$ cat design/flow/design.v
module ieee754_decoder(
    input mode_fp,               
    input [31:0] fp_a,           
    input [31:0] fp_b,           
    output wire sign_a,          
    output wire sign_b,          
    output reg [7:0] exp_a,      
    output reg [7:0] exp_b,      
    output reg [22:0] mant_a,    
    output reg [22:0] mant_b,    
    output wire is_nan_a,        
    output wire is_nan_b,        
    output wire is_inf_a,        
    output wire is_inf_b,        
    output wire is_zero_a,       
    output wire is_zero_b,       
    output wire is_denorm_a,     
    output wire is_denorm_b      
);
    localparam SP_EXP_MAX = 8'hFF;
    localparam HP_EXP_MAX = 5'h1F;
    localparam SP_EXP_BIAS = 127;
    localparam HP_EXP_BIAS = 15;
    wire [7:0] sp_exp_a, sp_exp_b;
    wire [22:0] sp_mant_a, sp_mant_b;
    assign sign_a = mode_fp ? fp_a[31] : fp_a[15];   
    assign sign_b = mode_fp ? fp_b[31] : fp_b[15];
    assign sp_exp_a = fp_a[30:23];
    assign sp_exp_b = fp_b[30:23];
    assign sp_mant_a = fp_a[22:0];
    assign sp_mant_b = fp_b[22:0];
    wire [4:0] hp_exp_a, hp_exp_b;
    wire [9:0] hp_mant_a, hp_mant_b;
    assign hp_exp_a = fp_a[14:10];   
    assign hp_exp_b = fp_b[14:10];
    assign hp_mant_a = fp_a[9:0];    
    assign hp_mant_b = fp_b[9:0];
    always @(*) begin
        if (mode_fp) begin
            exp_a = sp_exp_a;
            exp_b = sp_exp_b;
            mant_a = sp_mant_a;
            mant_b = sp_mant_b;
        end else begin
            exp_a = (hp_exp_a == 5'b0) ? 8'b0 : (hp_exp_a == 5'h1F) ? 8'hFF : hp_exp_a - HP_EXP_BIAS + SP_EXP_BIAS;
            exp_b = (hp_exp_b == 5'b0) ? 8'b0 : (hp_exp_b == 5'h1F) ? 8'hFF : hp_exp_b - HP_EXP_BIAS + SP_EXP_BIAS;
            mant_a = {hp_mant_a, 13'b0};
            mant_b = {hp_mant_b, 13'b0};
        end
    end
    wire sp_zero_a, sp_denorm_a, sp_inf_a, sp_nan_a;
    wire hp_zero_a, hp_denorm_a, hp_inf_a, hp_nan_a;
    assign sp_zero_a = (sp_exp_a == 8'b0) && (sp_mant_a == 23'b0);
    assign sp_denorm_a = (sp_exp_a == 8'b0) && (sp_mant_a != 23'b0);
    assign sp_inf_a = (sp_exp_a == 8'hFF) && (sp_mant_a == 23'b0);
    assign sp_nan_a = (sp_exp_a == 8'hFF) && (sp_mant_a != 23'b0);
    assign hp_zero_a = (hp_exp_a == 5'b0) && (hp_mant_a == 10'b0);
    assign hp_denorm_a = (hp_exp_a == 5'b0) && (hp_mant_a != 10'b0);
    assign hp_inf_a = (hp_exp_a == 5'h1F) && (hp_mant_a == 10'b0);
    assign hp_nan_a = (hp_exp_a == 5'h1F) && (hp_mant_a != 10'b0);
    wire sp_zero_b, sp_denorm_b, sp_inf_b, sp_nan_b;
    wire hp_zero_b, hp_denorm_b, hp_inf_b, hp_nan_b;
    assign sp_zero_b = (sp_exp_b == 8'b0) && (sp_mant_b == 23'b0);
    assign sp_denorm_b = (sp_exp_b == 8'b0) && (sp_mant_b != 23'b0);
    assign sp_inf_b = (sp_exp_b == 8'hFF) && (sp_mant_b == 23'b0);
    assign sp_nan_b = (sp_exp_b == 8'hFF) && (sp_mant_b != 23'b0);
    assign hp_zero_b = (hp_exp_b == 5'b0) && (hp_mant_b == 10'b0);
    assign hp_denorm_b = (hp_exp_b == 5'b0) && (hp_mant_b != 10'b0);
    assign hp_inf_b = (hp_exp_b == 5'h1F) && (hp_mant_b == 10'b0);
    assign hp_nan_b = (hp_exp_b == 5'h1F) && (hp_mant_b != 10'b0);
    assign is_zero_a = mode_fp ? sp_zero_a : hp_zero_a;
    assign is_zero_b = mode_fp ? sp_zero_b : hp_zero_b;
    assign is_denorm_a = mode_fp ? sp_denorm_a : hp_denorm_a;
    assign is_denorm_b = mode_fp ? sp_denorm_b : hp_denorm_b;
    assign is_inf_a = mode_fp ? sp_inf_a : hp_inf_a;
    assign is_inf_b = mode_fp ? sp_inf_b : hp_inf_b;
    assign is_nan_a = mode_fp ? sp_nan_a : hp_nan_a;
    assign is_nan_b = mode_fp ? sp_nan_b : hp_nan_b;
endmodule
module ieee754_encoder(
    input mode_fp,               
    input sign,                  
    input [7:0] exp,            
    input [22:0] mant,          
    output reg [31:0] fp_result  
);
    localparam SP_EXP_BIAS = 127;
    localparam HP_EXP_BIAS = 15;
    reg [4:0] hp_exp;
    reg [9:0] hp_mant;
    reg [8:0] temp_exp;
    always @(*) begin
        if (mode_fp) begin
            fp_result = {sign, exp, mant};
        end else begin
            if (exp == 8'b0) begin
                hp_exp = 5'b0;  
            end else if (exp == 8'hFF) begin
                hp_exp = 5'h1F;  
            end else begin
                temp_exp = exp - SP_EXP_BIAS + HP_EXP_BIAS;
                if (temp_exp <= 0) begin
                    hp_exp = 5'b0;  
                end else if (temp_exp >= 5'h1F) begin
                    hp_exp = 5'h1F;  
                end else begin
                    hp_exp = temp_exp[4:0];
                end
            end
            hp_mant = mant[22:13];
            fp_result = {16'b0, sign, hp_exp, hp_mant};
        end
    end
endmodule
module fp_adder_subber(
    input clk,
    input rst,
    input mode_fp,               
    input operation,             
    input sign_a,
    input sign_b,
    input [7:0] exp_a,
    input [7:0] exp_b,
    input [22:0] mant_a,
    input [22:0] mant_b,
    input round_mode,
    output reg result_sign,
    output reg [7:0] result_exp,
    output reg [22:0] result_mant,
    output reg overflow,
    output reg underflow,
    output reg inexact
);
    wire effective_sub;           
    wire [7:0] larger_exp, smaller_exp;
    wire [23:0] larger_mant, smaller_mant;   
    wire larger_sign, smaller_sign;
    wire exp_diff_overflow;
    wire [7:0] exp_diff;
    wire [25:0] aligned_smaller_mant;     
    wire [26:0] sum_result;  
    wire [4:0] leading_zeros;
    wire [7:0] normalized_exp;
    wire [22:0] normalized_mant;
    localparam SP_EXP_BIAS = 127;
    localparam HP_EXP_BIAS = 15;
    localparam SP_EXP_MAX = 8'hFF;
    localparam HP_EXP_MAX = 5'h1F;
    assign effective_sub = sign_a ^ sign_b ^ operation;
    wire a_larger = (exp_a > exp_b) || ((exp_a == exp_b) && (mant_a >= mant_b));
    assign larger_exp = a_larger ? exp_a : exp_b;
    assign smaller_exp = a_larger ? exp_b : exp_a;
    assign larger_mant = a_larger ? {1'b1, mant_a} : {1'b1, mant_b};
    assign smaller_mant = a_larger ? {1'b1, mant_b} : {1'b1, mant_a};
    assign larger_sign = a_larger ? sign_a : (sign_b ^ operation);
    assign smaller_sign = a_larger ? (sign_b ^ operation) : sign_a;
    assign {exp_diff_overflow, exp_diff} = larger_exp - smaller_exp;
    assign aligned_smaller_mant = (exp_diff >= 26) ? 26'b0 : ({smaller_mant, 2'b0} >> exp_diff);
    wire [25:0] larger_extended = {larger_mant, 2'b0};
    assign sum_result = effective_sub ? 
                    (larger_extended - aligned_smaller_mant) :
                    (larger_extended + aligned_smaller_mant);
    function [4:0] count_leading_zeros;
        input [26:0] value;
        integer j;
        reg found;
        begin
            count_leading_zeros = 27;
            found = 0;
            for (j = 26; j >= 0; j = j - 1) begin
                if (value[j] && !found) begin
                    count_leading_zeros = 26 - j;
                    found = 1;
                end
            end
        end
    endfunction
    assign leading_zeros = count_leading_zeros(sum_result);
    wire sum_zero = (sum_result == 27'b0);
    wire lz_under = (leading_zeros > larger_exp);
    wire [22:0] lz_mant =
        (leading_zeros == 5'd1)  ? sum_result[23:1] :
        (leading_zeros == 5'd2)  ? sum_result[22:0] :
        (leading_zeros == 5'd3)  ? {sum_result[21:0], 1'b0} :
        (leading_zeros == 5'd4)  ? {sum_result[20:0], 2'b0} :
        (leading_zeros == 5'd5)  ? {sum_result[19:0], 3'b0} :
        (leading_zeros == 5'd6)  ? {sum_result[18:0], 4'b0} :
        (leading_zeros == 5'd7)  ? {sum_result[17:0], 5'b0} :
        (leading_zeros == 5'd8)  ? {sum_result[16:0], 6'b0} :
        (leading_zeros == 5'd9)  ? {sum_result[15:0], 7'b0} :
        (leading_zeros == 5'd10) ? {sum_result[14:0], 8'b0} :
        (leading_zeros == 5'd11) ? {sum_result[13:0], 9'b0} : 23'b0;
    wire n_sign = sum_zero ? 1'b0 : larger_sign;
    wire [7:0] n_exp =
        sum_zero       ? 8'b0 :
        sum_result[26] ? larger_exp + 8'd1 :
        sum_result[25] ? larger_exp :
        sum_result[24] ? larger_exp - 8'd1 :
        lz_under       ? 8'b0 : larger_exp - leading_zeros;
    wire [22:0] n_mant =
        sum_zero       ? 23'b0 :
        sum_result[26] ? sum_result[25:3] :
        sum_result[25] ? sum_result[24:2] :
        sum_result[24] ? sum_result[23:1] :
        lz_under       ? 23'b0 : lz_mant;
    wire n_underflow = !sum_zero && !sum_result[26] && !sum_result[25] && !sum_result[24] && lz_under;
    wire n_inexact =
        sum_zero       ? 1'b0 :
        sum_result[26] ? (sum_result[2:0] != 3'b0) :
        sum_result[25] ? (sum_result[1:0] != 2'b0) :
        sum_result[24] ? sum_result[0] : 1'b0;
    wire sp_ovf = mode_fp && (n_exp >= SP_EXP_MAX);
    wire hp_ovf = !mode_fp && (n_exp >= (HP_EXP_MAX - HP_EXP_BIAS + SP_EXP_BIAS));
    always @(*) begin
        result_sign = n_sign;
        underflow = n_underflow;
        inexact = n_inexact;
        overflow = sp_ovf | hp_ovf;
        result_exp = sp_ovf ? SP_EXP_MAX : hp_ovf ? (HP_EXP_MAX - HP_EXP_BIAS + SP_EXP_BIAS) : n_exp;
        result_mant = (sp_ovf | hp_ovf) ? 23'b0 : n_mant;
    end
endmodule
module fp_multiplier(
    input clk,
    input rst,
    input mode_fp,               
    input sign_a,
    input sign_b,
    input [7:0] exp_a,
    input [7:0] exp_b,
    input [22:0] mant_a,
    input [22:0] mant_b,
    input round_mode,
    output reg result_sign,
    output reg [7:0] result_exp,
    output reg [22:0] result_mant,
    output reg overflow,
    output reg underflow,
    output reg inexact
);
    reg [23:0] mant_a_ext, mant_b_ext;   
    reg [47:0] product;                  
    reg [8:0] exp_sum;                  
    wire signed [9:0] biased_exp;              
    wire signed [9:0] hp_biased_exp;           
    localparam SP_EXP_BIAS = 127;
    localparam HP_EXP_BIAS = 15;
    localparam SP_EXP_MAX = 8'hFF;
    localparam HP_EXP_MAX = 5'h1F;
    reg [47:0] s1_product;
    reg signed [9:0]  s1_exp_sum;
    reg        s1_sign;
    assign biased_exp = s1_product[47] ? s1_exp_sum + 10'sd1 : s1_exp_sum;
    assign hp_biased_exp = biased_exp - SP_EXP_BIAS + HP_EXP_BIAS;
    always @(posedge clk) begin
        if (rst) begin
            result_sign <= 1'b0;
            result_exp <= 8'b0;
            result_mant <= 23'b0;
            overflow <= 1'b0;
            underflow <= 1'b0;
            inexact <= 1'b0;
            mant_a_ext <= 24'b0;
            mant_b_ext <= 24'b0;
            s1_product <= 48'b0;
            s1_exp_sum <= 10'b0;
            s1_sign <= 1'b0;
        end else begin
            mant_a_ext <= {1'b1, mant_a};
            mant_b_ext <= {1'b1, mant_b};
            s1_product <= {1'b1, mant_a} * {1'b1, mant_b};
            s1_exp_sum <= exp_a + exp_b - SP_EXP_BIAS;
            s1_sign <= sign_a ^ sign_b;
            result_sign <= s1_sign;
            overflow <= 1'b0;
            underflow <= 1'b0;
            if (s1_product[47]) begin
                result_mant <= s1_product[46:24];
                inexact <= (s1_product[23:0] != 24'b0);
            end else begin
                result_mant <= s1_product[45:23];
                inexact <= (s1_product[22:0] != 23'b0);
            end
            if (mode_fp) begin
                if (biased_exp <= 0) begin
                    result_exp <= 8'b0;
                    result_mant <= 23'b0;
                    underflow <= 1'b1;
                end else if (biased_exp >= SP_EXP_MAX) begin
                    result_exp <= SP_EXP_MAX;
                    result_mant <= 23'b0;
                    overflow <= 1'b1;
                end else begin
                    result_exp <= biased_exp[7:0];
                end
            end else begin
                if (hp_biased_exp <= 0) begin
                    result_exp <= 8'b0;
                    result_mant <= 23'b0;
                    underflow <= 1'b1;
                end else if (hp_biased_exp >= HP_EXP_MAX) begin
                    result_exp <= 8'hFF;  
                    result_mant <= 23'b0;
                    overflow <= 1'b1;
                end else begin
                    result_exp <= hp_biased_exp - HP_EXP_BIAS + SP_EXP_BIAS;
                end
            end
        end
    end
endmodule
module fp_divider(
    input clk,
    input rst,
    input start,
    input mode_fp,               
    input sign_a,                
    input sign_b,                
    input [7:0] exp_a,           
    input [7:0] exp_b,           
    input [22:0] mant_a,         
    input [22:0] mant_b,         
    input round_mode,
    output reg result_sign,
    output reg [7:0] result_exp,
    output reg [22:0] result_mant,
    output reg overflow,
    output reg underflow,
    output reg inexact,
    output reg ready
);
    reg [23:0] dividend, divisor;        
    reg [47:0] quotient;                
    reg [8:0] exp_diff;                 
    reg [8:0] biased_exp;               
    reg [2:0] div_state;
    localparam DIV_IDLE = 3'b000;
    localparam DIV_SETUP = 3'b001;
    localparam DIV_COMPUTE = 3'b010;
    localparam DIV_NORMALIZE = 3'b011;
    localparam DIV_ROUND = 3'b100;
    localparam DIV_DONE = 3'b101;
    reg [4:0] div_counter;
    reg [48:0] remainder;                
    integer i;
    reg [5:0] shift_amount;
    localparam SP_EXP_BIAS = 127;
    localparam HP_EXP_BIAS = 15;
    localparam SP_EXP_MAX = 8'hFF;
    localparam HP_EXP_MAX = 5'h1F;
    function [5:0] count_quotient_leading_zeros;
        input [47:0] value;
        integer j;
        begin
            count_quotient_leading_zeros = 46;
            for (j = 45; j >= 0; j = j - 1) begin
                if (value[j]) begin
                    count_quotient_leading_zeros = 45 - j;
                    j = -1;  
                end
            end
        end
    endfunction
    always @(posedge clk) begin
        if (rst) begin
            div_state <= DIV_IDLE;
            result_sign <= 1'b0;
            result_exp <= 8'b0;
            result_mant <= 23'b0;
            overflow <= 1'b0;
            underflow <= 1'b0;
            inexact <= 1'b0;
            ready <= 1'b1;
            div_counter <= 5'b0;
            quotient <= 48'b0;
            remainder <= 49'b0;
        end else begin
            case (div_state)
                DIV_IDLE: begin
                    ready <= 1'b1;
                    if (start) begin
                        ready <= 1'b0;
                        div_state <= DIV_SETUP;
                        result_sign <= sign_a ^ sign_b;
                        dividend <= {1'b1, mant_a};
                        divisor <= {1'b1, mant_b};
                        exp_diff <= exp_a - exp_b + SP_EXP_BIAS;
                        quotient <= 48'b0;
                        remainder <= {1'b0, {1'b1, mant_a}, 24'b0};  
                        div_counter <= 5'd24;  
                    end
                end
                DIV_SETUP: begin
                    div_state <= DIV_COMPUTE;
                end
                DIV_COMPUTE: begin
                    if (div_counter > 0) begin
                        if (remainder[48:24] >= {1'b0, divisor}) begin
                            remainder <= (remainder - {1'b0, divisor, 24'b0}) << 1;
                            quotient <= (quotient << 1) | 1'b1;
                        end else begin
                            remainder <= remainder << 1;
                            quotient <= quotient << 1;
                        end
                        div_counter <= div_counter - 1;
                    end else begin
                        div_state <= DIV_NORMALIZE;
                    end
                end
                DIV_NORMALIZE: begin
                    if (quotient[23]) begin
                        result_mant <= quotient[22:0];
                        biased_exp <= exp_diff;
                        inexact <= (remainder != 49'b0);
                    end else if (quotient[22]) begin
                        result_mant <= {quotient[21:0], 1'b0};
                        biased_exp <= exp_diff - 1;
                        inexact <= (remainder != 49'b0);
                    end else if (quotient[21]) begin
                        result_mant <= {quotient[20:0], 2'b0};
                        biased_exp <= exp_diff - 2;
                        inexact <= (remainder != 49'b0);
                    end else begin
                        result_mant <= 23'b0;
                        biased_exp <= 9'b0;
                        underflow <= 1'b1;
                    end
                    div_state <= DIV_ROUND;
                end
                DIV_ROUND: begin
                    if (mode_fp) begin
                        if (biased_exp <= 0) begin
                            result_exp <= 8'b0;
                            underflow <= 1'b1;
                        end else if (biased_exp >= SP_EXP_MAX) begin
                            result_exp <= SP_EXP_MAX;
                            overflow <= 1'b1;
                        end else begin
                            result_exp <= biased_exp[7:0];
                        end
                    end else begin
                        if ((biased_exp - SP_EXP_BIAS + HP_EXP_BIAS) <= 0) begin
                            result_exp <= 8'b0;
                            underflow <= 1'b1;
                        end else if ((biased_exp - SP_EXP_BIAS + HP_EXP_BIAS) >= HP_EXP_MAX) begin
                            result_exp <= 8'hFF;  
                            overflow <= 1'b1;
                        end else begin
                            result_exp <= (biased_exp - SP_EXP_BIAS + HP_EXP_BIAS) - HP_EXP_BIAS + SP_EXP_BIAS;
                        end
                    end
                    div_state <= DIV_DONE;
                end
                DIV_DONE: begin
                    ready <= 1'b1;
                    if (!start) begin
                        div_state <= DIV_IDLE;
                        overflow <= 1'b0;
                        underflow <= 1'b0;
                        inexact <= 1'b0;
                    end
                end
                default: div_state <= DIV_IDLE;
            endcase
        end
    end
endmodule
`timescale 1ns / 1ps
module alu(
    input clk,
    input rst,
    input [31:0] op_a,         
    input [31:0] op_b,         
    input [2:0] op_code,       
    input mode_fp,             
    input round_mode,          
    input start,               
    output reg [31:0] result,  
    output reg valid_out,      
    output reg [4:0] flags     
);
    localparam OP_ADD = 3'b000;   
    localparam OP_SUB = 3'b001;   
    localparam OP_MUL = 3'b010;   
    localparam OP_DIV = 3'b011;   
    localparam SP_SIGN_POS = 31;
    localparam SP_EXP_MSB = 30;
    localparam SP_EXP_LSB = 23;
    localparam SP_MANT_MSB = 22;
    localparam SP_MANT_LSB = 0;
    localparam SP_EXP_BIAS = 127;
    localparam SP_EXP_WIDTH = 8;
    localparam SP_MANT_WIDTH = 23;
    localparam HP_SIGN_POS = 15;
    localparam HP_EXP_MSB = 14;
    localparam HP_EXP_LSB = 10;
    localparam HP_MANT_MSB = 9;
    localparam HP_MANT_LSB = 0;
    localparam HP_EXP_BIAS = 15;
    localparam HP_EXP_WIDTH = 5;
    localparam HP_MANT_WIDTH = 10;
    wire sign_a, sign_b, result_sign;
    wire [7:0] exp_a, exp_b;
    wire [22:0] mant_a, mant_b;
    wire [7:0] result_exp;
    wire [22:0] result_mant;
    wire [31:0] encoded_result;
    wire is_nan_a, is_nan_b, is_inf_a, is_inf_b, is_zero_a, is_zero_b;
    wire is_denorm_a, is_denorm_b;
    reg [2:0] state;
    localparam IDLE = 3'b000;
    localparam DECODE = 3'b001;
    localparam COMPUTE = 3'b010;
    localparam NORMALIZE = 3'b011;
    localparam ENCODE = 3'b100;
    localparam DONE = 3'b101;
    reg [31:0] temp_a, temp_b;
    reg [2:0] current_op;
    reg current_mode;
    reg current_round_mode;
    reg [1:0] mul_counter;
    ieee754_decoder decoder_inst (
        .mode_fp(current_mode),
        .fp_a(temp_a),
        .fp_b(temp_b),
        .sign_a(sign_a),
        .sign_b(sign_b),
        .exp_a(exp_a),
        .exp_b(exp_b),
        .mant_a(mant_a),
        .mant_b(mant_b),
        .is_nan_a(is_nan_a),
        .is_nan_b(is_nan_b),
        .is_inf_a(is_inf_a),
        .is_inf_b(is_inf_b),
        .is_zero_a(is_zero_a),
        .is_zero_b(is_zero_b),
        .is_denorm_a(is_denorm_a),
        .is_denorm_b(is_denorm_b)
    );
    wire add_overflow, add_underflow, add_inexact;
    wire add_result_sign;
    wire [7:0] add_result_exp;
    wire [22:0] add_result_mant;
    fp_adder_subber adder_sub_inst (
        .clk(clk),
        .rst(rst),
        .mode_fp(current_mode),
        .operation(current_op[0]),  
        .sign_a(sign_a),
        .sign_b(sign_b),
        .exp_a(exp_a),
        .exp_b(exp_b),
        .mant_a(mant_a),
        .mant_b(mant_b),
        .round_mode(current_round_mode),
        .result_sign(add_result_sign),
        .result_exp(add_result_exp),
        .result_mant(add_result_mant),
        .overflow(add_overflow),
        .underflow(add_underflow),
        .inexact(add_inexact)
    );
    wire mul_overflow, mul_underflow, mul_inexact;
    wire mul_result_sign;
    wire [7:0] mul_result_exp;
    wire [22:0] mul_result_mant;
    fp_multiplier multiplier_inst (
        .clk(clk),
        .rst(rst),
        .mode_fp(current_mode),
        .sign_a(sign_a),
        .sign_b(sign_b),
        .exp_a(exp_a),
        .exp_b(exp_b),
        .mant_a(mant_a),
        .mant_b(mant_b),
        .round_mode(current_round_mode),
        .result_sign(mul_result_sign),
        .result_exp(mul_result_exp),
        .result_mant(mul_result_mant),
        .overflow(mul_overflow),
        .underflow(mul_underflow),
        .inexact(mul_inexact)
    );
    wire div_overflow, div_underflow, div_inexact, div_ready;
    wire div_result_sign;
    wire [7:0] div_result_exp;
    wire [22:0] div_result_mant;
    fp_divider divider_inst (
        .clk(clk),
        .rst(rst),
        .start((state == COMPUTE) && (current_op == OP_DIV) && !(is_nan_a || is_nan_b || is_inf_a || is_inf_b || is_zero_b)),
        .mode_fp(current_mode),
        .sign_a(sign_a),
        .sign_b(sign_b),
        .exp_a(exp_a),
        .exp_b(exp_b),
        .mant_a(mant_a),
        .mant_b(mant_b),
        .round_mode(current_round_mode),
        .result_sign(div_result_sign),
        .result_exp(div_result_exp),
        .result_mant(div_result_mant),
        .overflow(div_overflow),
        .underflow(div_underflow),
        .inexact(div_inexact),
        .ready(div_ready)
    );
    reg final_result_sign;
    reg [7:0] final_result_exp;
    reg [22:0] final_result_mant;
    reg final_overflow, final_underflow, final_inexact;
    always @(*) begin
        case (current_op)
            OP_ADD, OP_SUB: begin
                final_result_sign = add_result_sign;
                final_result_exp = add_result_exp;
                final_result_mant = add_result_mant;
                final_overflow = add_overflow;
                final_underflow = add_underflow;
                final_inexact = add_inexact;
            end
            OP_MUL: begin
                final_result_sign = mul_result_sign;
                final_result_exp = mul_result_exp;
                final_result_mant = mul_result_mant;
                final_overflow = mul_overflow;
                final_underflow = mul_underflow;
                final_inexact = mul_inexact;
            end
            OP_DIV: begin
                final_result_sign = div_result_sign;
                final_result_exp = div_result_exp;
                final_result_mant = div_result_mant;
                final_overflow = div_overflow;
                final_underflow = div_underflow;
                final_inexact = div_inexact;
            end
            default: begin
                final_result_sign = 1'b0;
                final_result_exp = 8'b0;
                final_result_mant = 23'b0;
                final_overflow = 1'b0;
                final_underflow = 1'b0;
                final_inexact = 1'b0;
            end
        endcase
    end
    ieee754_encoder encoder_inst (
        .mode_fp(current_mode),
        .sign(final_result_sign),
        .exp(final_result_exp),
        .mant(final_result_mant),
        .fp_result(encoded_result)
    );
    always @(posedge clk) begin
        if (rst) begin
            state <= IDLE;
            result <= 32'b0;
            valid_out <= 1'b0;
            flags <= 5'b0;
            mul_counter <= 2'b0;
        end else begin
            case (state)
                IDLE: begin
                    valid_out <= 1'b0;
                    if (start) begin
                        temp_a <= op_a;
                        temp_b <= op_b;
                        current_op <= op_code;
                        current_mode <= mode_fp;
                        current_round_mode <= round_mode;
                        state <= DECODE;
                    end
                end
                DECODE: begin
                    state <= COMPUTE;
                end
                COMPUTE: begin
                    if (is_nan_a || is_nan_b) begin
                        if (current_mode)  
                            result <= 32'h7FC00000;  
                        else  
                            result <= {16'h0, 16'h7E00};  
                        flags <= 5'b10000;  
                        state <= DONE;
                    end else if (is_inf_a || is_inf_b) begin
                        case (current_op)
                            OP_ADD, OP_SUB: begin
                                if (is_inf_a && is_inf_b && (sign_a ^ sign_b ^ current_op[0])) begin
                                    if (current_mode)
                                        result <= 32'h7FC00000;
                                    else
                                        result <= {16'h0, 16'h7E00};
                                    flags <= 5'b10000;  
                                end else begin
                                    flags <= 5'b0;
                                    if (current_mode)
                                        result <= is_inf_a ? temp_a : temp_b;
                                    else
                                        result <= is_inf_a ? temp_a : temp_b;
                                end
                            end
                            OP_MUL: begin
                                if (is_zero_a || is_zero_b) begin
                                    if (current_mode)
                                        result <= 32'h7FC00000;
                                    else
                                        result <= {16'h0, 16'h7E00};
                                    flags <= 5'b10000;  
                                end else begin
                                    flags <= 5'b0;
                                    if (current_mode)
                                        result <= {sign_a ^ sign_b, 8'hFF, 23'b0};
                                    else
                                        result <= {16'b0, sign_a ^ sign_b, 5'h1F, 10'b0};
                                end
                            end
                            OP_DIV: begin
                                if (is_inf_a && is_inf_b) begin
                                    if (current_mode)
                                        result <= 32'h7FC00000;
                                    else
                                        result <= {16'h0, 16'h7E00};
                                    flags <= 5'b10000;  
                                end else if (is_inf_a) begin
                                    flags <= 5'b0;
                                    if (current_mode)
                                        result <= {sign_a ^ sign_b, 8'hFF, 23'b0};
                                    else
                                        result <= {16'b0, sign_a ^ sign_b, 5'h1F, 10'b0};
                                end else begin
                                    flags <= 5'b0;
                                    if (current_mode)
                                        result <= {sign_a ^ sign_b, 31'b0};
                                    else
                                        result <= {16'b0, sign_a ^ sign_b, 15'b0};
                                end
                            end
                        endcase
                        state <= DONE;
                    end else if (is_zero_b && current_op == OP_DIV) begin
                        if (is_zero_a) begin
                            if (current_mode)
                                result <= 32'h7FC00000;
                            else
                                result <= {16'h0, 16'h7E00};
                            flags <= 5'b10000;  
                        end else begin
                            if (current_mode)
                                result <= {sign_a ^ sign_b, 8'hFF, 23'b0};
                            else
                                result <= {16'b0, sign_a ^ sign_b, 5'h1F, 10'b0};
                            flags <= 5'b01000;  
                        end
                        state <= DONE;
                    end else if ((is_zero_a || is_zero_b) && current_op == OP_MUL) begin
                        if (current_mode)
                            result <= {sign_a ^ sign_b, 31'b0};  
                        else
                            result <= {16'b0, sign_a ^ sign_b, 15'b0};  
                        flags <= 5'b0;  
                        state <= DONE;
                    end else begin
                        if (current_op == OP_MUL) begin
                            mul_counter <= 2'd2;
                        end
                        state <= NORMALIZE;
                    end
                end
                NORMALIZE: begin
                    if (final_overflow) begin
                        if (current_mode)  
                            result <= {final_result_sign, 8'hFF, 23'b0};  
                        else  
                            result <= {16'b0, final_result_sign, 5'h1F, 10'b0};  
                        flags[4] <= 1'b0;  
                        flags[3] <= 1'b0;  
                        flags[2] <= 1'b1;  
                        flags[1] <= 1'b0;  
                        flags[0] <= final_inexact;  
                        state <= DONE;
                    end else if (final_underflow) begin
                        if (current_mode)
                            result <= {final_result_sign, 31'b0};  
                        else
                            result <= {16'b0, final_result_sign, 15'b0};  
                        flags[4] <= 1'b0;  
                        flags[3] <= 1'b0;  
                        flags[2] <= 1'b0;  
                        flags[1] <= 1'b1;  
                        flags[0] <= final_inexact;  
                        state <= DONE;
                    end else begin
                        flags[4] <= 1'b0;  
                        flags[3] <= 1'b0;  
                        flags[2] <= final_overflow;    
                        flags[1] <= final_underflow;   
                        flags[0] <= final_inexact;     
                        if (current_op == OP_DIV) begin
                            if (div_ready) begin
                                state <= ENCODE;
                            end
                        end else if (current_op == OP_MUL) begin
                            if (mul_counter == 0) begin
                                state <= ENCODE;
                            end else begin
                                mul_counter <= mul_counter - 1;
                            end
                        end else begin
                            state <= ENCODE;
                        end
                    end
                end
                ENCODE: begin
                    result <= encoded_result;
                    state <= DONE;
                end
                DONE: begin
                    valid_out <= 1'b1;
                    if (!start) begin
                        state <= IDLE;
                    end
                end
                default: state <= IDLE;
            endcase
        end
    end
endmodule
$ cat design/flow/run.sh
#!/bin/bash
# the make line also repeats each setting of config.mk as NAME=value (left out here)
make -C /OpenROAD-flow-scripts/flow DESIGN_CONFIG=/design/flow/config.mk WORK_HOME=/design/flow/orfs CLKGATE_MAP_FILE= finish
$ cat design/flow/config.mk
export PLATFORM = sky130hd
export DESIGN_NAME = alu
export DESIGN_NICKNAME = alu
export VERILOG_FILES = /design/flow/design.v
export SDC_FILE = /design/flow/constraint.sdc
export NUM_CORES = 4
export LEC_CHECK = 0
export ABC_AREA = 1
export CAP_MARGIN = 20
export CORE_MARGIN = 2
export CORE_UTILIZATION = 72
export CTS_CLUSTER_DIAMETER = 163
export CTS_CLUSTER_SIZE = 97
export PLACE_DENSITY = 0.42
export SLEW_MARGIN = 20
export TNS_END_PERCENT = 5
$ cat design/flow/constraint.sdc
create_clock -name core_clock -period 7.23 [get_ports {clk}]
set_input_delay 1.4460 -clock core_clock [delete_from_list [all_inputs] [get_ports {clk}]]
set_output_delay 1.4460 -clock core_clock [all_outputs]
set_load 0.01 [all_outputs]
==> impl_metrics.tcl, run 1 <==
# collected from the flow reports
set metrics [dict create \
    status "aborted with a tool error" \
    failed_stage "global routing (5_1_grt)" \
    flow.first_error "[ERROR GRT-0116] Global routing finished with congestion. Check the congestion regions in the DRC Viewer." \
    floorplan.core_area_um2 60500 \
    yosys-stat-cells 5924 \
    yosys_stat_chip_area_um2 44100 \
    postSynth.asyncResetShare_pct 0 \
    placement.cell_area_um2 52200 \
    synth.top_cells.by_count "nand2_1, inv_1, nor2_1, fa_1, a21oi_1" \
    die-height_um 251 \
    adder_share_pct 32.2 \
    cts_made_buffers 10 \
    fp_util_pct 72.9 \
    io_buffer_count 108 \
    largest_area_cell "fa_1" \
    row_count 90 \
    ys.flop_type "dfxtp_1" \
    ctsRootBufferMaster "clkbuf_16" \
    netlist_top_cells_area "fa_1, dfxtp_1, ha_1, nand2_1, inv_1" \
    synth-edff-count 109 \
    synth_warnings 6 \
    area_fraction_in_and_or_nand_and_nor_cells_after_synthesis_pct 20.9 \
    global_route_total_overflow 12 \
    grt_use_total_pct 62.2 \
    yosys.area_share.xor_xnor_pct 1.91 \
    synth.yosys.seq_area_share_pct 18.2 \
    synth.comb.largest_family "adder cells" \
    syn-num-nets 6837 \
    flops_latches_synth 345 \
    distinct_lib_cells_used 79 \
    compound_area_share_pct 15.4 \
    syn_area_um2 44100 \
    placement.setup.worst_slack_ps -4810 \
    detailedPlacementHpwl_um 141000 \
    synth.top_cell.area_share_pct 22.3 \
    chipWidth_um 251 \
    number_of_buffers_on_the_longest_clock_path 3 \
    h-tree-depth 1 \
    netlist_instances 5924 \
    die-area_um2 63200 \
    gp_routability_congestion 1.19 \
    postSynthAreaPerCell_um2 7.44 \
    most_common_cell "nand2_1" \
    clock-sinks 345 \
    mux_share_pct 0.0710 \
    io_pins 110 \
]
layer usage:
metal / global-route usage (%) / GRT overflow
met2: 86.0 / 5
met1: 63.6 / 0
met5: 8.49 / 0
met3: 36.9 / 0
met4: 61.2 / 7
stage by stage:
| stage | total power [mW] | cells |
|---|---|---|
| after floorplan | 8.34 | 5924 |
| after global placement | 12.3 | 7438 |
| after detailed placement | 12.8 | 7438 |
| after CTS | 14.1 | 7508 |
what timing repair did:
action / 4_1_cts
gates resized: 97
buffers inserted: 49
hold buffers: 0
pin swaps: 50
gates cloned: 5
endpoints found under the setup margin: 71
==> run 2, diff against run 1 <==
ABC_AREA = unset   (was 1)
CORE_UTILIZATION = 52   (was 72)
CTS_CLUSTER_DIAMETER = unset   (was 163)
PLACE_DENSITY = unset   (was 0.42)
TNS_END_PERCENT = unset   (was 5)
clock period = 15.3 ns   (was 7.23 ns; I/O delays follow)
==> impl_metrics.tcl, run 2 <==
# place-and-route summary
set metrics [dict create \
    status "finished clean" \
    critical_path_slowest_stage_cell "edfxtp_1" \
    fin_crit_ps 14770 \
    critical_path.reg2reg.startpoint "temp_a[10]" \
    cp_slowest_stage_delay_ps 570 \
    timing.reg2reg.setup_slack_ps 530 \
    synth.top_cells.by_count "inv_1, nand2_1, nor2_1, fa_1, ha_1" \
    floorplan.core_area_um2 86900 \
    clock_network_fraction_of_design_power_pct 14.5 \
    critPathRequiredTime_ps 15820 \
    clock_skew_ps 49.8 \
    row_count 108 \
    mux_share_pct 4.56 \
    grt_use_total_pct 39.3 \
    placement.cell_area_um2 51000 \
    pwr.group.combinational_mw 5.73 \
    crit_path_end_kind "flip-flop" \
    grt_antenna_before_repair 6 \
    distinct_lib_cells_used 113 \
    chipWidth_um 300 \
    maxSlewHeadroom_pct 28.2 \
    ys.flop_type "dfxtp_1" \
    finalHoldViolCount 0 \
    synth-edff-count 109 \
    die-height_um 300 \
    yosys_stat_chip_area_um2 45700 \
    ctsRootBufferMaster "clkbuf_16" \
    synth.top_cell.area_share_pct 21.5 \
    cpLargestDelayFamily "AND-OR/OR-AND gates" \
    largest_area_cell "fa_1" \
    postSynthAreaPerCell_um2 8.24 \
    flow.area_growth_from_synthesis_pct 16.2 \
    clk-power_mw 1.16 \
    setup.worst_path.class "reg2reg" \
    hold_path_class "reg2reg" \
    timing.critical_path.fanout_max 7 \
    clock.latency.late_pin_ps 670 \
    p_sw_share_pct 52.4 \
    gr-max-usage-layer "met2" \
    synth_warnings 6 \
    total_switching_power_mw 4.18 \
    setup_ws_ps 533 \
    final_util_pct 61.1 \
    placement.setup.worst_slack_ps -328 \
    io_pins 110 \
    power.density_nw_per_um2 150 \
    worst_ep_arrival_time_ps 15280 \
    yosys.area_share.xor_xnor_pct 3.01 \
    p_leak_nw 24.3 \
    syn-num-nets 6455 \
    power.combinational.fraction_pct 71.8 \
    layout.cell_area.non_filler_um2 53100 \
    route.final.wire_length_um 178000 \
    via_count 43296 \
    die-area_um2 90200 \
    fmaxAchievable_mhz 67.7 \
    ir_drop_mv 0.283 \
    openroad.warnings 97 \
    first_global_vias 41605 \
    drv_slew 0 \
    hold_path_startpoint "state[3]" \
    grt_max_degree 80 \
    synth.yosys.seq_area_share_pct 17.5 \
    critical_path.n_buffers_inverters 13 \
    maximum_capacitance_violations 0 \
    reg2reg_depth 68 \
    yosys-stat-cells 5542 \
    number_of_buffers_on_the_longest_clock_path 3 \
    postSynth.asyncResetShare_pct 0 \
    whs_path_depth 1 \
    vias_per_cell 6.11 \
    gp_routability_congestion 1.00 \
    final.period_utilization_pct 96.5 \
    compound_area_share_pct 16.8 \
    area_fraction_in_and_or_nand_and_nor_cells_after_synthesis_pct 18.5 \
    seq_power_mw 1.09 \
    startpoint_type "flip-flop" \
    syn_area_um2 45700 \
    synth.comb.largest_family "adder cells" \
    global_route_total_overflow 0 \
    internal_power_mw 3.80 \
    drcViolationCount 0 \
    drt-pass1-iter-count 6 \
    cts_tree "built" \
    adder_share_pct 31.1 \
    worst_setup_path_startpoint "temp_a[10]" \
    flops_latches_synth 345 \
    largestPowerGroup "combinational cells" \
    reg_to_reg_endpoint "result[17]" \
    relative_contribution_of_sequential_cells_to_total_power_pct 13.7 \
    h-tree-depth 2 \
    fin_nets 6810 \
    clk_transition_reported_paths_ps 60 \
    worst-slew-pin-transition_ps 1070 \
    wl_per_cell_um 25.1 \
    groute.layer.met2.usage_pct 58.4 \
    netlist_top_cells_area "fa_1, dfxtp_1, ha_1, edfxtp_1, inv_1" \
    drt_first_iter_violations 4934 \
    most_used_cell_along_the_critical_path "buf_4" \
    critical_path_depth 68 \
    detailedPlacementHpwl_um 138000 \
    netlist_instances 5542 \
    io_buffer_count 108 \
    setup.worst_path.end "result[17]" \
    fp_util_pct 52.6 \
    most_common_cell "inv_1" \
    global_route_wire_length_before_repair_um 266000 \
    clock-sinks 345 \
    worst_hold_path.endpoint "state[2]" \
    drt.antenna.violating_nets 0 \
    cts_made_buffers 44 \
    grt_util_met3_pct 10.2 \
    setup-violations-final 0 \
    gr-usage-met1_pct 53.6 \
]
==> run 2: final cells by class <==
type                            count  area (um2)
Sequential cell                   345        8000
Timing Repair Buffer              640        5190
Tap cell                         1155        1450
Clock inverter                     27         369
Fill cell                        7900       33800
Multi-Input combinational cell   4170       34200
Clock buffer                       55        1220
Inverter                          696        2610
Antenna cell                        1        2.50
==> run 2: per-stage QoR <==
stage	power [mW]	std cells	setup TNS, ps	hold slack [ps]
floorplan	4.44	5542	0	414
global placement	6.50	6993	-2600	420
detailed placement	6.53	6994	-7650	420
CTS	7.73	7076	0	435
global route	8.47	7088	-0.338	457
finish	7.98	7089	0	436
==> run 2: routing by layer <==
| layer | routed length [um] | vias to the layer above |
|---|---|---|
| met5 | 54 | - |
| met4 | 10100 | 8 |
| met3 | 20400 | 490 |
| met2 | 75000 | 2381 |
| met1 | 72500 | 20865 |
| li1 | - | 19552 |
==> run 2: what timing repair did <==
| item | in CTS | in global routing |
|---|---|---|
| hold buffers | 0 | 0 |
| gates cloned | 0 | 2 |
| buffers inserted | 0 | 10 |
| pin swaps | 1 | 23 |
| gates resized | 11 | 66 |
| setup endpoints to repair | 37 | 39 |
| hold endpoints to repair | 0 | 0 |
==> run 3, diff against run 2 <==
ABC_AREA = 1   (was unset)
CORE_ASPECT_RATIO = 1.13   (was unset)
CORE_UTILIZATION = 58   (was 52)
CTS_CLUSTER_DIAMETER = 32   (was unset)
CTS_CLUSTER_SIZE = 43   (was 97)
GPL_ROUTABILITY_DRIVEN = 1   (was unset)
GPL_TIMING_DRIVEN = 1   (was unset)
HOLD_SLACK_MARGIN = 0.27   (was unset)
MAX_ROUTING_LAYER = met4   (was unset)
PLACE_DENSITY_LB_ADDON = 0.01   (was unset)
SETUP_SLACK_MARGIN = 1.45   (was unset)
TNS_END_PERCENT = 5   (was unset)
clock period = 8.34 ns   (was 15.3 ns; I/O delays follow)
==> impl_metrics.tcl, run 3 <==
# place-and-route summary
set metrics [dict create \
    drt.antenna.violating_nets 0 \
    ir_drop_mv 1.15 \
    synth_warnings 6 \
    chipWidth_um 263 \
    relative_contribution_of_sequential_cells_to_total_power_pct 13.0 \
    total_switching_power_mw 7.21 \
    power.density_nw_per_um2 271 \
    critPathRequiredTime_ps 8910 \
    clock-sinks 345 \
    ys.flop_type "dfxtp_1" \
    clk-power_mw 3.18 \
    p_leak_nw 27.9 \
    maxSlewHeadroom_pct 20.9 \
    flops_latches_synth 345 \
    wl_per_cell_um 23.0 \
    die-height_um 297 \
    synth.top_cells.by_count "nand2_1, inv_1, nor2_1, fa_1, a21oi_1" \
    layout.failed_checks "negative setup slack" \
    grt_use_total_pct 47.2 \
    worst_ep_arrival_time_ps 12900 \
    global_route_wire_length_before_repair_um 273000 \
    critical_path.n_buffers_inverters 27 \
    first_global_vias 47842 \
    cpLargestDelayFamily "simple AND/OR/NAND/NOR gates" \
    worst_setup_path_startpoint "temp_a[11]" \
    multiInputGateArea_um2 32300 \
    setup_ws_ps -3990 \
    setup.worst_path.end "result[14]" \
    synth-edff-count 109 \
    critical_path_depth 95 \
    ctsRootBufferMaster "clkbuf_16" \
    finalHoldViolCount 0 \
    yosys_stat_chip_area_um2 44100 \
    largestPowerGroup "combinational cells" \
    final_cells 7902 \
    largest_area_cell "fa_1" \
    grt_antenna_before_repair 1 \
    number_of_buffers_on_the_longest_clock_path 3 \
    cts_made_buffers 73 \
    global_route_total_overflow 0 \
    hold_path_startpoint "multiplier_inst.s1_sign" \
    startpoint_type "flip-flop" \
    die-area_um2 78200 \
    syn_area_um2 44100 \
    io_pins 110 \
    area.sequential_um2 8000 \
    gp_routability_congestion 1.12 \
    fmaxAchievable_mhz 81.1 \
    cts_tree "built" \
    flow.area_growth_from_synthesis_pct 29.9 \
    power.combinational.fraction_pct 66.5 \
    grt_setup_unrepaired "yes" \
    fp_util_pct 58.5 \
    reg_to_reg_endpoint "result[14]" \
    clk_transition_reported_paths_ps 50 \
    drv_slew 0 \
    setup-violations-final 59 \
    clock_network_fraction_of_design_power_pct 20.5 \
    totalPowerFinal_mw 15.5 \
    synth.top_cell.area_share_pct 22.3 \
    crit_path_end_kind "flip-flop" \
    syn-num-nets 6837 \
    via_count 47443 \
    io_buffer_count 108 \
    status "complete, but fails checks" \
    placed_cells_incl_taps 7684 \
    clock.latency.late_pin_ps 660 \
    whs_path_depth 2 \
    worst_hold_path.endpoint "multiplier_inst.result_sign" \
    fin_nets 7773 \
    yosys-stat-cells 5924 \
    mux_share_pct 0.0710 \
    setup.worst_path.class "reg2reg" \
    most_used_cell_along_the_critical_path "buf_4" \
    yosys.area_share.xor_xnor_pct 1.91 \
    vias_per_cell 6.00 \
    seq_power_mw 2.02 \
    floorplan.core_area_um2 75400 \
    p_sw_share_pct 46.4 \
    area_fraction_in_and_or_nand_and_nor_cells_after_synthesis_pct 20.9 \
    openroad.warnings 100 \
    critical_path.reg2reg.startpoint "temp_a[11]" \
    h-tree-depth 3 \
    adder_share_pct 32.2 \
    route.final.wire_length_um 182000 \
    detailedPlacementHpwl_um 141000 \
    synth.yosys.seq_area_share_pct 18.2 \
    critical_path_slowest_stage_cell "edfxtp_1" \
    row_count 107 \
    netlist_instances 5924 \
    synth.comb.largest_family "adder cells" \
    postSynth.asyncResetShare_pct 0 \
    grt_max_degree 70 \
    drt_first_iter_violations 5198 \
    netlist_top_cells_area "fa_1, dfxtp_1, ha_1, nand2_1, inv_1" \
    drcViolationCount 0 \
    cp_slowest_stage_delay_ps 500 \
    internal_power_mw 8.32 \
    timing.reg2reg.setup_slack_ps -3990 \
    pwr.group.combinational_mw 10.3 \
    postSynthAreaPerCell_um2 7.44 \
    clock_skew_ps 27.5 \
    fill_cells 5675 \
    hold_path_class "reg2reg" \
    timing.critical_path.fanout_max 8 \
    final.period_utilization_pct 148 \
    fin_crit_ps 12330 \
    most_common_cell "nand2_1" \
    cts_hold_repair.buffers 0 \
    reg2reg_depth 95 \
    distinct_lib_cells_used 79 \
    drt-pass1-iter-count 9 \
    worst-slew-pin-transition_ps 1180 \
    maximum_capacitance_violations 0 \
    compound_area_share_pct 15.4 \
]
==> run 3: repair_timing <==
action / in CTS / in global routing
resized: 169 / 159
hold endpoints to repair: 0 / 0
gates cloned: 4 / 1
pin swaps: 53 / 70
endpoints found under the setup margin: 72 / 87
buffers inserted: 58 / 18
==> run 3: layer usage <==
metal  vias to the layer above  global-route usage, %  wire, um
li1                      21063                      -         -
met1                     22292                   52.1     62500
met2                      3047                   74.7     83400
met3                      1041                   10.0     18000
met4                         0                   36.8     17700
met5                         -                      -         0
==> run 3: area by class of cell <==
class	count	share of cell area [%]
Timing Repair inverter	2	0.0262
Sequential cell	345	14.0
Tap cell	981	2.14
Inverter	1063	7.06
Antenna cell	1	0.00437
Clock inverter	52	1.27
Clock buffer	83	3.42
Multi-Input combinational cell	4275	56.5
Timing Repair Buffer	1100	15.6
==> run 3: metrics by stage <==
step | utilization [%] | setup TNS [ps] | hold WS, ps | instance area, um2 | worst slack, ps
CTS | 75.0 | -151240 | 411 | 56500 | -3540
floorplan | - | -110710 | 388 | 44500 | -2790
finish | 75.9 | -171040 | 411 | 57200 | -3990
detailed placement | 69.9 | -183500 | 397 | 52700 | -4040
global route | 75.9 | -204320 | 433 | 57200 | -4570
global placement | 69.9 | -165850 | 392 | 52700 | -3670
==> run 4, diff against run 3 <==
CORE_ASPECT_RATIO = unset   (was 1.13)
CORE_UTILIZATION = 72   (was 58)
CTS_CLUSTER_DIAMETER = 163   (was 32)
CTS_CLUSTER_SIZE = 97   (was 43)
GPL_ROUTABILITY_DRIVEN = unset   (was 1)
GPL_TIMING_DRIVEN = unset   (was 1)
HOLD_SLACK_MARGIN = unset   (was 0.27)
MAX_ROUTING_LAYER = unset   (was met4)
PLACE_DENSITY = 0.43   (was unset)
PLACE_DENSITY_LB_ADDON = unset   (was 0.01)
SETUP_SLACK_MARGIN = unset   (was 1.45)
clock period = 8.0 ns   (was 8.34 ns; I/O delays follow)
==> impl_metrics.tcl, run 4 <==
# collected from the flow reports
set metrics [dict create \
    synth_warnings 6 \
    netlist_instances 5924 \
    flow.first_error "[ERROR GRT-0116] Global routing finished with congestion. Check the congestion regions in the DRC Viewer." \
    mux_share_pct 0.0710 \
    placement.cell_area_um2 52000 \
    synth.yosys.seq_area_share_pct 18.2 \
    postSynthAreaPerCell_um2 7.44 \
    syn-num-nets 6837 \
    chipWidth_um 251 \
    row_count 90 \
    gp_routability_congestion 1.23 \
    area_fraction_in_and_or_nand_and_nor_cells_after_synthesis_pct 20.9 \
    distinct_lib_cells_used 79 \
    cts_made_buffers 10 \
    ctsRootBufferMaster "clkbuf_16" \
    global_route_total_overflow 44 \
    most_common_cell "nand2_1" \
    postSynth.asyncResetShare_pct 0 \
    die-height_um 251 \
    io_buffer_count 108 \
    synth.top_cells.by_count "nand2_1, inv_1, nor2_1, fa_1, a21oi_1" \
    status "aborted with a tool error" \
    synth.top_cell.area_share_pct 22.3 \
    fp_util_pct 72.9 \
    io_pins 110 \
    number_of_buffers_on_the_longest_clock_path 3 \
    placed_cells_incl_taps 7420 \
    clock-sinks 345 \
    yosys_stat_chip_area_um2 44100 \
    failed_stage "global routing (5_1_grt)" \
    compound_area_share_pct 15.4 \
    h-tree-depth 1 \
    die-area_um2 63200 \
    adder_share_pct 32.2 \
    cts_hold_repair.buffers 0 \
    netlist_top_cells_area "fa_1, dfxtp_1, ha_1, nand2_1, inv_1" \
    flops_latches_synth 345 \
    synth.comb.largest_family "adder cells" \
    floorplan.core_area_um2 60500 \
    yosys-stat-cells 5924 \
    syn_area_um2 44100 \
    ys.flop_type "dfxtp_1" \
    yosys.area_share.xor_xnor_pct 1.91 \
    detailedPlacementHpwl_um 140000 \
    grt_use_total_pct 64.7 \
    synth-edff-count 109 \
    largest_area_cell "fa_1" \
]
run 4: routing by layer:
metal / GRT overflow / track usage [%]
met5: 2 / 15.7
met4: 23 / 62.6
met3: 2 / 41.8
met2: 17 / 87.3
met1: 0 / 65.5
run 4: through the flow:
stage	worst slack, ps	util [%]
detailed placement	-4040	85.9
floorplan	-3130	-
global placement	-3510	85.9
CTS	-3660	88.2
run 4: repair_timing:
action | CTS
gates resized | 177
buffers inserted | 45
endpoints found under the setup margin | 64
pin swaps | 78
endpoints found under the hold margin | 0
gates cloned | 5
==> run 5, diff against run 4 <==
ABC_AREA = 0   (was 1)
CORE_ASPECT_RATIO = 1.13   (was unset)
CORE_UTILIZATION = 54   (was 72)
CTS_CLUSTER_DIAMETER = 58   (was 163)
CTS_CLUSTER_SIZE = 43   (was 97)
GPL_ROUTABILITY_DRIVEN = 1   (was unset)
GPL_TIMING_DRIVEN = 0   (was unset)
MAX_ROUTING_LAYER = met5   (was unset)
MIN_ROUTING_LAYER = met1   (was unset)
PLACE_DENSITY = unset   (was 0.43)
PLACE_DENSITY_LB_ADDON = 0.01   (was unset)
SETUP_SLACK_MARGIN = 1.73   (was unset)
SLEW_MARGIN = 0   (was 20)
TNS_END_PERCENT = 45   (was 5)
clock period = 18.2 ns   (was 8.0 ns; I/O delays follow)
==> impl_metrics.tcl, run 5 <==
# place-and-route summary
set metrics [dict create \
    placed_cells_incl_taps 6753 \
    yosys.area_share.xor_xnor_pct 3.01 \
    synth.top_cells.by_count "inv_1, nand2_1, nor2_1, fa_1, ha_1" \
    timing.critical_path.fanout_max 12 \
    die-area_um2 86900 \
    number_of_buffers_on_the_longest_clock_path 3 \
    h-tree-depth 1 \
    cts_hold_repair.buffers 0 \
    die-height_um 313 \
    layout.cell_area.non_filler_um2 51500 \
    drv_slew 0 \
    finalHoldViolCount 0 \
    internal_power_mw 2.90 \
    drcViolationCount 0 \
    fin_nets 6670 \
    chipWidth_um 278 \
    first_global_vias 43424 \
    netlist_top_cells_area "fa_1, dfxtp_1, ha_1, edfxtp_1, inv_1" \
    worst-slew-pin-transition_ps 1300 \
    timing.reg2reg.setup_slack_ps 2100 \
    crit_path_end_kind "flip-flop" \
    floorplan.core_area_um2 84000 \
    fin_crit_ps 16100 \
    seq_power_mw 0.931 \
    maxSlewHeadroom_pct 13.1 \
    hold_path_startpoint "result[0]" \
    cts_tree "built" \
    setup-violations-final 0 \
    syn-num-nets 6455 \
    clk_transition_reported_paths_ps 80 \
    worst_ep_arrival_time_ps 16700 \
    grt_max_degree 52 \
    ys.flop_type "dfxtp_1" \
    placement.cell_area_um2 48300 \
    critical_path_slowest_stage_cell "mux2i_2" \
    via_count 43786 \
    compound_area_share_pct 16.8 \
    grt_setup_unrepaired "yes" \
    critical_path_depth 69 \
    vias_per_cell 6.37 \
    wl_per_cell_um 27.0 \
    row_count 113 \
    synth.comb.largest_family "adder cells" \
    drt.antenna.violating_nets 0 \
    p_sw_share_pct 57.3 \
    yosys-stat-cells 5542 \
    timing.hold.ws_ps 452 \
    clock_network_fraction_of_design_power_pct 11.8 \
    distinct_lib_cells_used 113 \
    fill_cells 7738 \
    reg_to_reg_endpoint "result[7]" \
    flow.area_growth_from_synthesis_pct 12.8 \
    maximum_capacitance_violations 0 \
    global_route_wire_length_before_repair_um 277000 \
    fmaxAchievable_mhz 62.1 \
    route.final.wire_length_um 186000 \
    drt-pass1-iter-count 8 \
    postSynthAreaPerCell_um2 8.24 \
    cpLargestDelayFamily "simple AND/OR/NAND/NOR gates" \
    clk-power_mw 0.800 \
    reg2reg_depth 69 \
    synth-edff-count 109 \
    area.sequential_um2 8000 \
    worst_hold_path.endpoint "result[0]" \
    relative_contribution_of_sequential_cells_to_total_power_pct 13.7 \
    totalPowerFinal_mw 6.79 \
    placement.setup.worst_slack_ps -4030 \
    clock.latency.late_pin_ps 650 \
    detailedPlacementHpwl_um 149000 \
    p_leak_nw 22.7 \
    openroad.warnings 98 \
    ctsRootBufferMaster "clkbuf_16" \
    io_pins 110 \
    status "finished clean" \
    setup.worst_path.end "result[7]" \
    whs_path_depth 2 \
    grt_antenna_before_repair 14 \
    critical_path.reg2reg.startpoint "current_mode" \
    critical_path.n_buffers_inverters 15 \
    most_common_cell "inv_1" \
    multiInputGateArea_um2 34800 \
    setup_ws_ps 2100 \
    largestPowerGroup "combinational cells" \
    global_route_total_overflow 0 \
    final.period_utilization_pct 88.5 \
    hold_path_class "reg2reg" \
    postSynth.asyncResetShare_pct 0 \
    io_buffer_count 107 \
    ir_drop_mv 0.588 \
    total_switching_power_mw 3.89 \
    yosys_stat_chip_area_um2 45700 \
    final_cells 6879 \
    fp_util_pct 54.4 \
    pwr.group.combinational_mw 5.06 \
    startpoint_type "flip-flop" \
    drt_first_iter_violations 5209 \
    syn_area_um2 45700 \
    area_fraction_in_and_or_nand_and_nor_cells_after_synthesis_pct 18.5 \
    mux_share_pct 4.56 \
    gp_routability_congestion 1.05 \
    synth.yosys.seq_area_share_pct 17.5 \
    netlist_instances 5542 \
    synth_warnings 6 \
    clock_skew_ps 30.6 \
    setup.worst_path.class "reg2reg" \
    synth.top_cell.area_share_pct 21.5 \
    cts_made_buffers 31 \
    adder_share_pct 31.1 \
    flops_latches_synth 345 \
    largest_area_cell "fa_1" \
    worst_setup_path_startpoint "current_mode" \
    critPathRequiredTime_ps 18800 \
    power.combinational.fraction_pct 74.5 \
    clock-sinks 345 \
    grt_use_total_pct 42.7 \
    power.density_nw_per_um2 132 \
    cp_slowest_stage_delay_ps 580 \
]
## run 5: layout make-up
| class | instances | area share (%) |
|---|---|---|
| Timing Repair Buffer | 182 | 3.40 |
| Clock inverter | 26 | 0.954 |
| Inverter | 696 | 5.13 |
| Multi-Input combinational cell | 4170 | 67.6 |
| Antenna cell | 5 | 0.0243 |
| Tap cell | 1092 | 2.65 |
| Buffer | 331 | 3.14 |
| Sequential cell | 345 | 15.5 |
| Clock buffer | 32 | 1.53 |
## run 5: stage by stage
stage | utilization [%] | TNS (ps)
2_1_floorplan | - | 0
4_1_cts | 60.3 | 0
3_5_place_dp | 57.5 | -147230
6_report | 61.3 | 0
3_3_place_gp | 57.3 | -149090
5_1_grt | 61.3 | 0
## run 5: layer usage
metal  global-route usage (%)  up-vias  share of wire (%)
met5                        0        -              0.039
met4                     31.8       12                9.5
met3                     9.81      740                 10
met2                     66.4     2603                 44
met1                     51.9    21168                 36
li1                         -    19263                  -
## run 5: repair_timing
item,in CTS,in global routing
resized,241,151
setup endpoints to repair,40,39
hold endpoints to repair,0,0
buffers inserted,27,28
pin swaps,22,35
==> run 6, diff against run 5 <==
ABC_AREA = 1   (was 0)
CAP_MARGIN = 0   (was 20)
CORE_UTILIZATION = 71   (was 54)
CTS_CLUSTER_DIAMETER = 244   (was 58)
GPL_TIMING_DRIVEN = 1   (was 0)
HOLD_SLACK_MARGIN = 0.29   (was unset)
MAX_ROUTING_LAYER = met4   (was met5)
MIN_ROUTING_LAYER = unset   (was met1)
PLACE_DENSITY = 0.64   (was unset)
PLACE_DENSITY_LB_ADDON = unset   (was 0.01)
SETUP_SLACK_MARGIN = unset   (was 1.73)
SLEW_MARGIN = 20   (was 0)
TNS_END_PERCENT = unset   (was 45)
clock period = 9.79 ns   (was 18.2 ns; I/O delays follow)
==> impl_metrics.tcl, run 6 <==
# collected from the flow reports
set metrics [dict create \
    failed_stage "global routing (5_1_grt)" \
    distinct_lib_cells_used 79 \
    placement.cell_area_um2 51700 \
    flops_latches_synth 345 \
    yosys_stat_chip_area_um2 44100 \
    synth.top_cells.by_count "nand2_1, inv_1, nor2_1, fa_1, a21oi_1" \
    placed_cells_incl_taps 7396 \
    ys.flop_type "dfxtp_1" \
    area_fraction_in_and_or_nand_and_nor_cells_after_synthesis_pct 20.9 \
    io_pins 110 \
    postSynthAreaPerCell_um2 7.44 \
    synth.yosys.seq_area_share_pct 18.2 \
    syn-num-nets 6837 \
    synth-edff-count 109 \
    global_route_total_overflow 618 \
    largest_area_cell "fa_1" \
    compound_area_share_pct 15.4 \
    grt_use_total_pct 82.6 \
    yosys-stat-cells 5924 \
    flow.first_error "[ERROR GRT-0232] Routing congestion too high. Check the congestion heatmap in the GUI." \
    status "aborted with a tool error" \
    clock-sinks 345 \
    row_count 97 \
    yosys.area_share.xor_xnor_pct 1.91 \
    detailedPlacementHpwl_um 140000 \
    cts_made_buffers 12 \
    h-tree-depth 1 \
    synth_warnings 6 \
    adder_share_pct 32.2 \
    mux_share_pct 0.0710 \
    most_common_cell "nand2_1" \
    die-height_um 269 \
    synth.comb.largest_family "adder cells" \
    number_of_buffers_on_the_longest_clock_path 3 \
    chipWidth_um 238 \
    netlist_top_cells_area "fa_1, dfxtp_1, ha_1, nand2_1, inv_1" \
    fp_util_pct 71.5 \
    gp_routability_congestion 1.17 \
    cts_hold_repair.buffers 0 \
    floorplan.core_area_um2 61700 \
    io_buffer_count 108 \
    syn_area_um2 44100 \
    die-area_um2 64100 \
    netlist_instances 5924 \
    synth.top_cell.area_share_pct 22.3 \
    ctsRootBufferMaster "clkbuf_16" \
    postSynth.asyncResetShare_pct 0 \
]
run 6: metrics by stage:
step,worst slack [ps],TNS (ps)
4_1_cts,-1870,-73640
3_5_place_dp,-2410,-98740
3_3_place_gp,-1980,-76400
2_1_floorplan,-1340,-46120
run 6: routing by layer:
layer  global-route usage [%]  GRT overflow
met5                        -             -
met4                     82.0           184
met3                     66.9            42
met2                     97.3           353
met1                     80.6            39
run 6: timing repair:
action | CTS
gates resized | 168
setup buffers | 72
setup endpoints to repair | 52
gates cloned | 3
pin swaps | 89
==> run 7, diff against run 6 <==
ABC_AREA = unset   (was 1)
CAP_MARGIN = 20   (was 0)
CORE_ASPECT_RATIO = unset   (was 1.13)
CTS_CLUSTER_DIAMETER = unset   (was 244)
CTS_CLUSTER_SIZE = 25   (was 43)
GPL_ROUTABILITY_DRIVEN = unset   (was 1)
GPL_TIMING_DRIVEN = unset   (was 1)
HOLD_SLACK_MARGIN = unset   (was 0.29)
PLACE_DENSITY = unset   (was 0.64)
clock period = 13.7 ns   (was 9.79 ns; I/O delays follow)
==> impl_metrics.tcl, run 7 <==
# place-and-route summary
set metrics [dict create \
    critical_path_depth 69 \
    internal_power_mw 4.24 \
    fp_util_pct 72.1 \
    most_used_cell_along_the_critical_path "buf_4" \
    yosys_stat_chip_area_um2 45700 \
    most_common_cell "inv_1" \
    reg2reg_depth 69 \
    clk_transition_reported_paths_ps 70 \
    setup.worst_path.end "result[6]" \
    compound_area_share_pct 16.8 \
    timing.hold.ws_ps 454 \
    cp_slowest_stage_delay_ps 560 \
    worst_ep_arrival_time_ps 14990 \
    timing.critical_path.fanout_max 9 \
    power.combinational.fraction_pct 74.4 \
    timing.reg2reg.setup_slack_ps -790 \
    h-tree-depth 2 \
    relative_contribution_of_sequential_cells_to_total_power_pct 13.3 \
    critPathRequiredTime_ps 14200 \
    drt_first_iter_violations 9022 \
    syn-num-nets 6455 \
    adder_share_pct 31.1 \
    clock_skew_ps 79.4 \
    global_route_total_overflow 0 \
    floorplan.core_area_um2 63300 \
    synth-edff-count 109 \
    grt_setup_unrepaired "yes" \
    area.sequential_um2 8000 \
    critical_path.reg2reg.startpoint "temp_b[11]" \
    pwr.group.combinational_mw 6.91 \
    placed_cells_incl_taps 6766 \
    total_switching_power_mw 5.06 \
    multiInputGateArea_um2 35000 \
    cts_tree "built" \
    power.density_nw_per_um2 170 \
    reg_to_reg_endpoint "result[6]" \
    ys.flop_type "dfxtp_1" \
    synth_warnings 6 \
    fin_crit_ps 14490 \
    die-height_um 258 \
    critical_path_slowest_stage_cell "or4_4" \
    vias_per_cell 7.07 \
    fmaxAchievable_mhz 69.0 \
    drcViolationCount 0 \
    io_pins 110 \
    whs_path_depth 1 \
    area_fraction_in_and_or_nand_and_nor_cells_after_synthesis_pct 18.5 \
    synth.top_cell.area_share_pct 21.5 \
    row_count 92 \
    hold_path_startpoint "state[3]" \
    setup.worst_path.class "reg2reg" \
    global_route_wire_length_before_repair_um 283000 \
    clock.latency.late_pin_ps 660 \
    grt_use_total_pct 58.0 \
    ir_drop_mv 0.483 \
    final.period_utilization_pct 106 \
    mux_share_pct 4.56 \
    fin_nets 6948 \
    clock_network_fraction_of_design_power_pct 12.3 \
    drv_slew 0 \
    distinct_lib_cells_used 113 \
    via_count 49214 \
    seq_power_mw 1.24 \
    hold_path_class "reg2reg" \
    yosys-stat-cells 5542 \
    worst_setup_path_startpoint "temp_b[11]" \
    setup-violations-final 39 \
    setup_ws_ps -792 \
    maxSlewHeadroom_pct 18.7 \
    postSynthAreaPerCell_um2 8.24 \
    io_buffer_count 108 \
    startpoint_type "flip-flop" \
    largest_area_cell "fa_1" \
    flops_latches_synth 345 \
    synth.yosys.seq_area_share_pct 17.5 \
    synth.comb.largest_family "adder cells" \
    die-area_um2 66400 \
    netlist_top_cells_area "fa_1, dfxtp_1, ha_1, edfxtp_1, inv_1" \
    netlist_instances 5542 \
    cts_hold_repair.buffers 0 \
    maximum_capacitance_violations 0 \
    synth.top_cells.by_count "inv_1, nand2_1, nor2_1, fa_1, ha_1" \
    layout.failed_checks "negative setup slack" \
    detailedPlacementHpwl_um 136000 \
    final_cells 6964 \
    worst_hold_path.endpoint "state[2]" \
    drt-pass1-iter-count 11 \
    worst-slew-pin-transition_ps 1190 \
    clock-sinks 345 \
    p_sw_share_pct 54.4 \
    fill_cells 3373 \
    p_leak_nw 25.0 \
    yosys.area_share.xor_xnor_pct 3.01 \
    postSynth.asyncResetShare_pct 0 \
    flow.area_growth_from_synthesis_pct 19.5 \
    syn_area_um2 45700 \
    cts_made_buffers 41 \
    totalPowerFinal_mw 9.29 \
    grt_antenna_before_repair 27 \
    number_of_buffers_on_the_longest_clock_path 3 \
    critical_path.n_buffers_inverters 11 \
    gp_routability_congestion 1.12 \
    drt.antenna.violating_nets 0 \
    grt_max_degree 89 \
    route.final.wire_length_um 194000 \
    finalHoldViolCount 0 \
    clk-power_mw 1.14 \
    cpLargestDelayFamily "AND-OR/OR-AND gates" \
    openroad.warnings 102 \
    status "complete, but fails checks" \
    wl_per_cell_um 27.9 \
    first_global_vias 48396 \
    ctsRootBufferMaster "clkbuf_16" \
    crit_path_end_kind "flip-flop" \
    chipWidth_um 258 \
    largestPowerGroup "combinational cells" \
]
[run 7: layer usage]
layer	track usage, %	up-vias	wire, um
met5	-	-	0
met4	46.4	0	21700
met3	25.8	1859	33200
met2	80.5	4915	78000
met1	64.6	22556	61200
li1	-	19884	-
[run 7: layout make-up]
class	count	share of cell area, %
clock buffer	54	2.02
sequential	345	14.7
inverter	696	4.79
multi-input combinational	4171	64.2
clock inverter	22	0.410
timing repair buffer	780	11.7
antenna	50	0.229
tap	846	1.94
[run 7: what timing repair did]
item	in CTS	in global routing
gates resized	124	77
setup buffers	53	16
setup endpoints to repair	39	39
pin swaps	80	29
gates cloned	2	0
endpoints found under the hold margin	0	0
[run 7: per-stage QoR]
stage / util (%) / setup TNS, ps / setup slack [ps] / area, um2
after detailed placement: 81.4 / -32740 / -990 / 51500
after CTS: 85.1 / -2370 / -120 / 53900
after global routing: 86.1 / -43180 / -1230 / 54500
after floorplan: - / -15480 / -581 / 46100
final: 86.2 / -25350 / -792 / 54600
after global placement: 81.4 / -25700 / -786 / 51500
Power is estimated from default activity; no workload was simulated.
